## axi_to_apb_bridge
module axi_to_apb_bridge (
    input  logic        clk,
    input  logic        rst_n,
    input  logic [31:0] awaddr,
    input  logic        awvalid,
    output logic        awready,
    input  logic [31:0] wdata,
    input  logic        wvalid,
    output logic        wready,
    output logic        bvalid,
    input  logic        bready,
    output logic        PSEL,
    output logic        PENABLE,
    output logic        PWRITE,
    output logic [31:0] PADDR,
    output logic [31:0] PWDATA
);
clock: 1.86 ns
lec_check: 0
abc_area: 1
cap_margin: 5
core_margin: 2
core_utilization: 71
cts_cluster_diameter: 195
cts_cluster_size: 49
gpl_routability_driven: 0
max_routing_layer: met5
min_routing_layer: met1
place_density: 0.35
slew_margin: 0
run.sh (not shown) runs the stock make flow with config.mk's settings and CLKGATE_MAP_FILE=.
The baseline never finished: it broke off in global routing (GRT-0116).
Edit:
Settings changed: ABC_AREA 1 to unset, CAP_MARGIN 5 to 20, CORE_UTILIZATION 71 to 40, CTS_CLUSTER_DIAMETER 195 to unset, CTS_CLUSTER_SIZE 49 to unset, GPL_ROUTABILITY_DRIVEN 0 to unset, MAX_ROUTING_LAYER met5 to unset, MIN_ROUTING_LAYER met1 to unset, PLACE_DENSITY 0.35 to unset, SLEW_MARGIN 0 to 20.
Clock period 1.86 ns to 3.26 ns, I/O delays scaled along.
What happened: With this change the flow ran to the end with no violations; area after synthesis shrinks by a few percent; synthesized cell count fell by well over a third; die size came out higher by well over a third.
Edit:
Settings changed: CORE_UTILIZATION 40 to 56, SETUP_SLACK_MARGIN set to 1.9, TNS_END_PERCENT set to 15.
Clock period 3.26 ns to 7.07 ns, I/O delays scaled along.
Result: Wire length decreases by a few percent. Cell count came out lower by a little under a tenth. Via count falls slightly. Clock power shrinks by well over a third. Total power decreases by well over a third. Worst hold slack improved by 210 ps. Clock-buffer cell count is higher by 4.
Edit:
Settings changed: CORE_UTILIZATION 56 to 66, CTS_CLUSTER_SIZE set to 68, SETUP_SLACK_MARGIN 1.9 to unset, TNS_END_PERCENT 15 to unset.
Clock period 7.07 ns to 2.03 ns, I/O delays scaled along.
Outcome: Now the flow finished but fails on negative setup slack. Utilization increases by 16 points. Wire length increases by 49%. Synthesized area stays the same.
Edit:
Settings changed: CORE_UTILIZATION 66 to 65, CTS_CLUSTER_SIZE 68 to 37.
Clock period 2.03 ns to 1.98 ns, I/O delays scaled along.
Outcome: The new run ran to the end with violations: negative setup slack. Clock power rose by a few percent. Non-clock buffer count rose by 24. Flip-flop count does not change.

* * *

axi_to_apb_bridge again, from the RTL that the note above started with.
Design axi_to_apb_bridge, start of the top module:
module axi_to_apb_bridge (
    input  logic        clk,
    input  logic        rst_n,
    input  logic [31:0] awaddr,
    input  logic        awvalid,
    output logic        awready,
    input  logic [31:0] wdata,
    input  logic        wvalid,
    output logic        wready,
    output logic        bvalid,
    input  logic        bready,
    output logic        PSEL,
    output logic        PENABLE,
    output logic        PWRITE,
    output logic [31:0] PADDR,
    output logic [31:0] PWDATA
);
export LEC_CHECK = 0
export CAP_MARGIN = 20
export CELL_PAD_IN_SITES_GLOBAL_PLACEMENT = 2
export CORE_ASPECT_RATIO = 0.5
export CORE_MARGIN = 2
export CORE_UTILIZATION = 40
export CTS_CLUSTER_DIAMETER = 288
export CTS_CLUSTER_SIZE = 99
export HOLD_SLACK_MARGIN = -0.1
export PLACE_DENSITY = 0.87
export SETUP_SLACK_MARGIN = 1.13
export SLEW_MARGIN = 20
export TNS_END_PERCENT = 15
create_clock -name core_clock -period 5.0 [get_ports {clk}]
The starting point ran to the end with no violations.
Edit:
==> flow/config.mk (replaced) <==
export PLATFORM = sky130hd
export DESIGN_NAME = axi_to_apb_bridge
export DESIGN_NICKNAME = axi_to_apb_bridge
export VERILOG_FILES = /design/flow/design.v
export SDC_FILE = /design/flow/constraint.sdc
export NUM_CORES = 4
export LEC_CHECK = 0
export CAP_MARGIN = 20
export CORE_MARGIN = 2
export CORE_UTILIZATION = 32
export SLEW_MARGIN = 20
==> flow/constraint.sdc (replaced) <==
create_clock -name core_clock -period 7.07 [get_ports {clk}]
set_input_delay 1.4140 -clock core_clock [delete_from_list [all_inputs] [get_ports {clk}]]
set_output_delay 1.4140 -clock core_clock [all_outputs]
set_load 0.01 [all_outputs]
What happened:
- sequential cell count is unchanged
- synthesized cell count stays the same
- routed wire length grows by 2.8%
- clock skew barely changes
- hold slack barely changes
- cell count climbs by about 4.7%
- total power drops by about 30%
Edit:
--- a/flow/config.mk
+++ b/flow/config.mk
@@ -10 +10 @@
-export CORE_UTILIZATION = 32
+export CORE_UTILIZATION = 68
==> flow/constraint.sdc (replaced) <==
create_clock -name core_clock -period 3.26 [get_ports {clk}]
set_input_delay 0.6520 -clock core_clock [delete_from_list [all_inputs] [get_ports {clk}]]
set_output_delay 0.6520 -clock core_clock [all_outputs]
set_load 0.01 [all_outputs]
Result: Non-clock buffer count increases by 4; routed wire length increases by 37%; utilization increases by 49 points; sequential power increases by 130%.
Edit:
--- a/flow/config.mk
+++ b/flow/config.mk
@@ -10 +10 @@
-export CORE_UTILIZATION = 68
+export CORE_UTILIZATION = 40
==> flow/constraint.sdc (replaced) <==
create_clock -name core_clock -period 5.0 [get_ports {clk}]
set_input_delay 1.0000 -clock core_clock [delete_from_list [all_inputs] [get_ports {clk}]]
set_output_delay 1.0000 -clock core_clock [all_outputs]
set_load 0.01 [all_outputs]
What happened: The changed run finished with timing, DRC and antenna clean; die area went up by about 70%; total power went down by about 40%; via count went down by about 17%; worst setup slack improves by 1.2 ns; utilization went down by 38 points; clock skew hardly moves; first-iteration DRC count went down by 65%; routed wire length went down by 29%; clock-buffer cell count went down by 5; cell count went up by 9.2%; hold slack improves by 0.29 ns.
Edit:
--- a/flow/config.mk
+++ b/flow/config.mk
@@ -10,0 +11,4 @@
+export CTS_CLUSTER_DIAMETER = 288
+export CTS_CLUSTER_SIZE = 63
+export HOLD_SLACK_MARGIN = -0.1
+export SETUP_SLACK_MARGIN = -0.5
Effect: The changed run completed with no timing, DRC or antenna violations. Total power stays the same. Core utilization stays the same. Sequential power is about the same. Wire length does not change. Combinational power is about the same. Cell area stays the same. Critical path depth does not change. Fmax is unchanged.
Power figures rest on the tool's default switching activity, not on a simulated workload.
